Design multicycle_arithmetic, start of the top module:
module multicycle_arithmetic(
    input clk, rst, start, 
    input [1:0] op, 
    input [7:0] a, b, 
    output reg done, 
    output reg [15:0] result
);
Settings: LEC_CHECK=0, ABC_AREA=1, CAP_MARGIN=20, CORE_MARGIN=2, CORE_UTILIZATION=66, CTS_CLUSTER_DIAMETER=218, CTS_CLUSTER_SIZE=73, HOLD_SLACK_MARGIN=0.3, SLEW_MARGIN=20; clock period 30.0 ns.
run.sh (not shown) runs the stock make flow with config.mk's settings and CLKGATE_MAP_FILE=.
The starting point finished but fails on setup timing.
==> next run, changes <==
--- a/flow/config.mk
+++ b/flow/config.mk
@@ -8 +7,0 @@
-export ABC_AREA = 1
@@ -11,4 +10 @@
-export CORE_UTILIZATION = 66
-export CTS_CLUSTER_DIAMETER = 218
-export CTS_CLUSTER_SIZE = 73
-export HOLD_SLACK_MARGIN = 0.3
+export CORE_UTILIZATION = 62
==> flow/constraint.sdc (replaced) <==
create_clock -name core_clock -period 35.7 [get_ports {clk}]
set_input_delay 7.1400 -clock core_clock [delete_from_list [all_inputs] [get_ports {clk}]]
set_output_delay 7.1400 -clock core_clock [all_outputs]
set_load 0.01 [all_outputs]
After rerunning: The new run ran to the end with no violations; worst hold slack barely changes; utilization came out lower by 15 points; final area is lower by 12%; routed wire length decreases by 20%; first-iteration DRC count shrinks by 37%; clock-buffer cell count is unchanged; clock skew barely changes; via count shrinks by 17%; synthesized cell count is lower by 17%.
==> next run, changes <==
--- a/flow/config.mk
+++ b/flow/config.mk
@@ -10 +10 @@
-export CORE_UTILIZATION = 62
+export CORE_UTILIZATION = 15
=>
- synthesized area does not change
- flip-flop count does not change
- setup slack improves by 0.31 ns
==> next run, changes <==
--- a/flow/config.mk
+++ b/flow/config.mk
@@ -10 +10,3 @@
-export CORE_UTILIZATION = 15
+export CORE_UTILIZATION = 72
+export CTS_CLUSTER_DIAMETER = 225
+export CTS_CLUSTER_SIZE = 56
==> flow/constraint.sdc (replaced) <==
create_clock -name core_clock -period 23.5 [get_ports {clk}]
set_input_delay 4.7000 -clock core_clock [delete_from_list [all_inputs] [get_ports {clk}]]
set_output_delay 4.7000 -clock core_clock [all_outputs]
set_load 0.01 [all_outputs]
=>
- Now the flow failed in detailed placement
- synthesized cell count is unchanged
- synthesized area stays the same
- die size went down by 78%
==> next run, changes <==
--- a/flow/config.mk
+++ b/flow/config.mk
@@ -7,0 +8 @@
+export ABC_AREA = 1
@@ -10,3 +11,3 @@
-export CORE_UTILIZATION = 72
-export CTS_CLUSTER_DIAMETER = 225
-export CTS_CLUSTER_SIZE = 56
+export CORE_UTILIZATION = 61
+export CTS_CLUSTER_DIAMETER = 322
+export CTS_CLUSTER_SIZE = 98
==> flow/constraint.sdc (replaced) <==
create_clock -name core_clock -period 19.1 [get_ports {clk}]
set_input_delay 3.8200 -clock core_clock [delete_from_list [all_inputs] [get_ports {clk}]]
set_output_delay 3.8200 -clock core_clock [all_outputs]
set_load 0.01 [all_outputs]
What happened:
- With this change the flow aborted during clock tree synthesis, error DPL-0038
- die area rises by about a fifth
- synthesized area went up slightly
- synthesized cell count rises by about a fifth

---

Setup of sierra:
The RTL this note starts from:
==> flow/design.v <==
module multicycle_arithmetic(
    input clk, rst, start, 
    input [1:0] op, 
    input [7:0] a, b, 
    output reg done, 
    output reg [15:0] result
);
    reg [2:0] state;
    parameter IDLE = 3'b000, LOAD = 3'b001, ADD = 3'b010, SUB = 3'b011, 
              MUL = 3'b100, DIV = 3'b101, DONE = 3'b110;
    always @(posedge clk or posedge rst) begin
        if (rst) begin
            state <= IDLE;
            done <= 0;
            result <= 0;
        end else begin
            case (state)
                IDLE: begin
                    done <= 0;
                    if (start) state <= LOAD;
                end
                LOAD: begin
                    case (op)
                        2'b00: state <= ADD;
                        2'b01: state <= SUB;
                        2'b10: state <= MUL;
                        2'b11: state <= DIV;
                        default: state <= DONE;
                    endcase
                end
                ADD: begin
                    result <= a + b;
                    state <= DONE;
                end
                SUB: begin
                    result <= a - b;
                    state <= DONE;
                end
                MUL: begin
                    result <= a * b;
                    state <= DONE;
                end
                DIV: begin
                    result <= (b != 0) ? a / b : 16'hFFFF;  
                    state <= DONE;
                end
                DONE: begin
                    done <= 1;
                    state <= IDLE;
                end
                default: state <= IDLE;
            endcase
        end
    end
endmodule
Settings: LEC_CHECK=0, ABC_AREA=1, CAP_MARGIN=20, CORE_ASPECT_RATIO=0.5, CORE_MARGIN=2, CORE_UTILIZATION=72, CTS_CLUSTER_DIAMETER=350, CTS_CLUSTER_SIZE=98, PLACE_DENSITY=0.42, SLEW_MARGIN=20, TNS_END_PERCENT=10; clock period 13.5 ns.
Tool error DPL-0033 stopped sierra during detailed placement; no final results.
> inputs changed (sierra -> raven)
--- a/flow/config.mk
+++ b/flow/config.mk
@@ -8 +7,0 @@
-export ABC_AREA = 1
@@ -10 +8,0 @@
-export CORE_ASPECT_RATIO = 0.5
@@ -12,4 +10 @@
-export CORE_UTILIZATION = 72
-export CTS_CLUSTER_DIAMETER = 350
-export CTS_CLUSTER_SIZE = 98
-export PLACE_DENSITY = 0.42
+export CORE_UTILIZATION = 40
@@ -17 +11,0 @@
-export TNS_END_PERCENT = 10
==> flow/constraint.sdc <==
create_clock -name core_clock -period 35.0 [get_ports {clk}]
set_input_delay 7.0000 -clock core_clock [delete_from_list [all_inputs] [get_ports {clk}]]
set_output_delay 7.0000 -clock core_clock [all_outputs]
set_load 0.01 [all_outputs]
## What came out
raven: final RePlAce weighted congestion is 10% lower than what sierra reported.
Both conditions hold for raven: the flow ran to the end and the final layout passed the timing, DRC and antenna checks.
raven — chip area about 70% higher, sierra as reference
Area figure in the yosys stat output on raven is down relative to sierra.
Delta (raven minus sierra): number of placement rows went up 90%; synthesized cell count went down 243; xor/xnor share of the synthesized area went down 1.1 points.
Relative to raven, the following input files were edited for willow:
--- a/flow/config.mk
+++ b/flow/config.mk
@@ -8,3 +8,8 @@
-export CAP_MARGIN = 20
-export CORE_MARGIN = 2
-export CORE_UTILIZATION = 40
+export ABC_AREA = 1
+export CAP_MARGIN = 15
+export CORE_ASPECT_RATIO = 1.35
+export CORE_MARGIN = 6
+export CORE_UTILIZATION = 53
+export GPL_TIMING_DRIVEN = 0
+export PLACE_DENSITY_LB_ADDON = 0.06
+export SETUP_SLACK_MARGIN = 5.0
@@ -11,0 +17 @@
+export TNS_END_PERCENT = 70
## What came out
- willow has completed all stages; timing, DRC and antenna checks passed.
- Summary — met3 track demand over resource in global routing, willow relative to raven: higher, by 1.2 points.
- The remaining number of nets flagged by the antenna check after routing was comparable across raven and willow.
- willow vs raven: minimum setup slack in the final design up in willow
- Average wire per standard cell went down by more than 10% going from raven to willow.
- When willow is set beside raven, its sequential share of layout area turns out to be 0.29 points smaller.
- The final reports for willow and raven show count of nets after finishing higher in the former.
- Looking at count of cell instances traversed by the critical path across raven and willow, the one that comes out lower is raven.
- raven → willow: tapcell count went down by about 20%; via count of the first global-routing pass increased 715.
> inputs changed (willow -> pepper)
==> flow/config.mk <==
export PLATFORM = sky130hd
export DESIGN_NAME = multicycle_arithmetic
export DESIGN_NICKNAME = multicycle_arithmetic
export VERILOG_FILES = /design/flow/design.v
export SDC_FILE = /design/flow/constraint.sdc
export NUM_CORES = 4
export LEC_CHECK = 0
export CAP_MARGIN = 20
export CORE_MARGIN = 10
export CORE_UTILIZATION = 40
export CTS_CLUSTER_DIAMETER = 290
export CTS_CLUSTER_SIZE = 100
export SETUP_SLACK_MARGIN = -2.0
export SLEW_MARGIN = 0
export TNS_END_PERCENT = 25
--- outcome ---
pepper ran in full, but the layout does not pass; the checks complain about setup timing.
Sort pepper and willow by final setup violation count asc -> top: willow
[compare] base=willow new=pepper: number of standard cells in the layout, taps in and fillers out now sits lower, clock network area share now sits at about the same level, final instance area now sits lower, post-synthesis instance total now sits lower.
Non-clock buffer count, pepper and willow, higher one = willow.
Diff willow -> pepper: maximum frequency decreased by 8.9% relative to the old numbers, core utilization before placement decreased by 14 points relative to the old numbers.
What cedar does differently from pepper at the input level:
==> flow/config.mk <==
export PLATFORM = sky130hd
export DESIGN_NAME = multicycle_arithmetic
export DESIGN_NICKNAME = multicycle_arithmetic
export VERILOG_FILES = /design/flow/design.v
export SDC_FILE = /design/flow/constraint.sdc
export NUM_CORES = 4
export LEC_CHECK = 0
export ABC_AREA = 1
export CAP_MARGIN = 40
export CELL_PAD_IN_SITES_DETAIL_PLACEMENT = 2
export CORE_MARGIN = 7
export CORE_UTILIZATION = 56
export CTS_CLUSTER_SIZE = 33
export GPL_ROUTABILITY_DRIVEN = 1
export PLACE_DENSITY_LB_ADDON = 0.19
export SETUP_SLACK_MARGIN = 3.9
export SLEW_MARGIN = 15
## What came out
cedar did not run to completion, as it errored out during detailed placement.
Comparing fraction of synthesized area in multiplexers for pepper and cedar, the bigger number came from pepper.
Synthesized cell count, cedar vs pepper: up by more than 10%
Summary of the comparison: area reported by Yosys stat is higher in cedar, relative to pepper.
What pepper reported for die width has to be multiplied by 0.834 to get the figure for cedar.
In the tables for pepper and cedar, post-synthesis cell type count reads lower with cedar.
[inputs] zinc vs cedar
==> flow/config.mk <==
export PLATFORM = sky130hd
export DESIGN_NAME = multicycle_arithmetic
export DESIGN_NICKNAME = multicycle_arithmetic
export VERILOG_FILES = /design/flow/design.v
export SDC_FILE = /design/flow/constraint.sdc
export NUM_CORES = 4
export LEC_CHECK = 0
export CAP_MARGIN = 20
export CORE_MARGIN = 2
export CORE_UTILIZATION = 58
export SLEW_MARGIN = 20
==> flow/constraint.sdc <==
create_clock -name core_clock -period 19.1 [get_ports {clk}]
set_input_delay 3.8200 -clock core_clock [delete_from_list [all_inputs] [get_ports {clk}]]
set_output_delay 3.8200 -clock core_clock [all_outputs]
set_load 0.01 [all_outputs]
Findings:
Status(zinc) = ERROR, stage = global routing
Run comparison: zinc main kind of combinational logic by area adder cells; cedar main kind of combinational logic by area simple AND/OR/NAND/NOR gates
zinc against cedar: chip area fell 18%; floorplan die width fell about 9%.
zinc — synthesized area 1.6% lower, cedar as reference
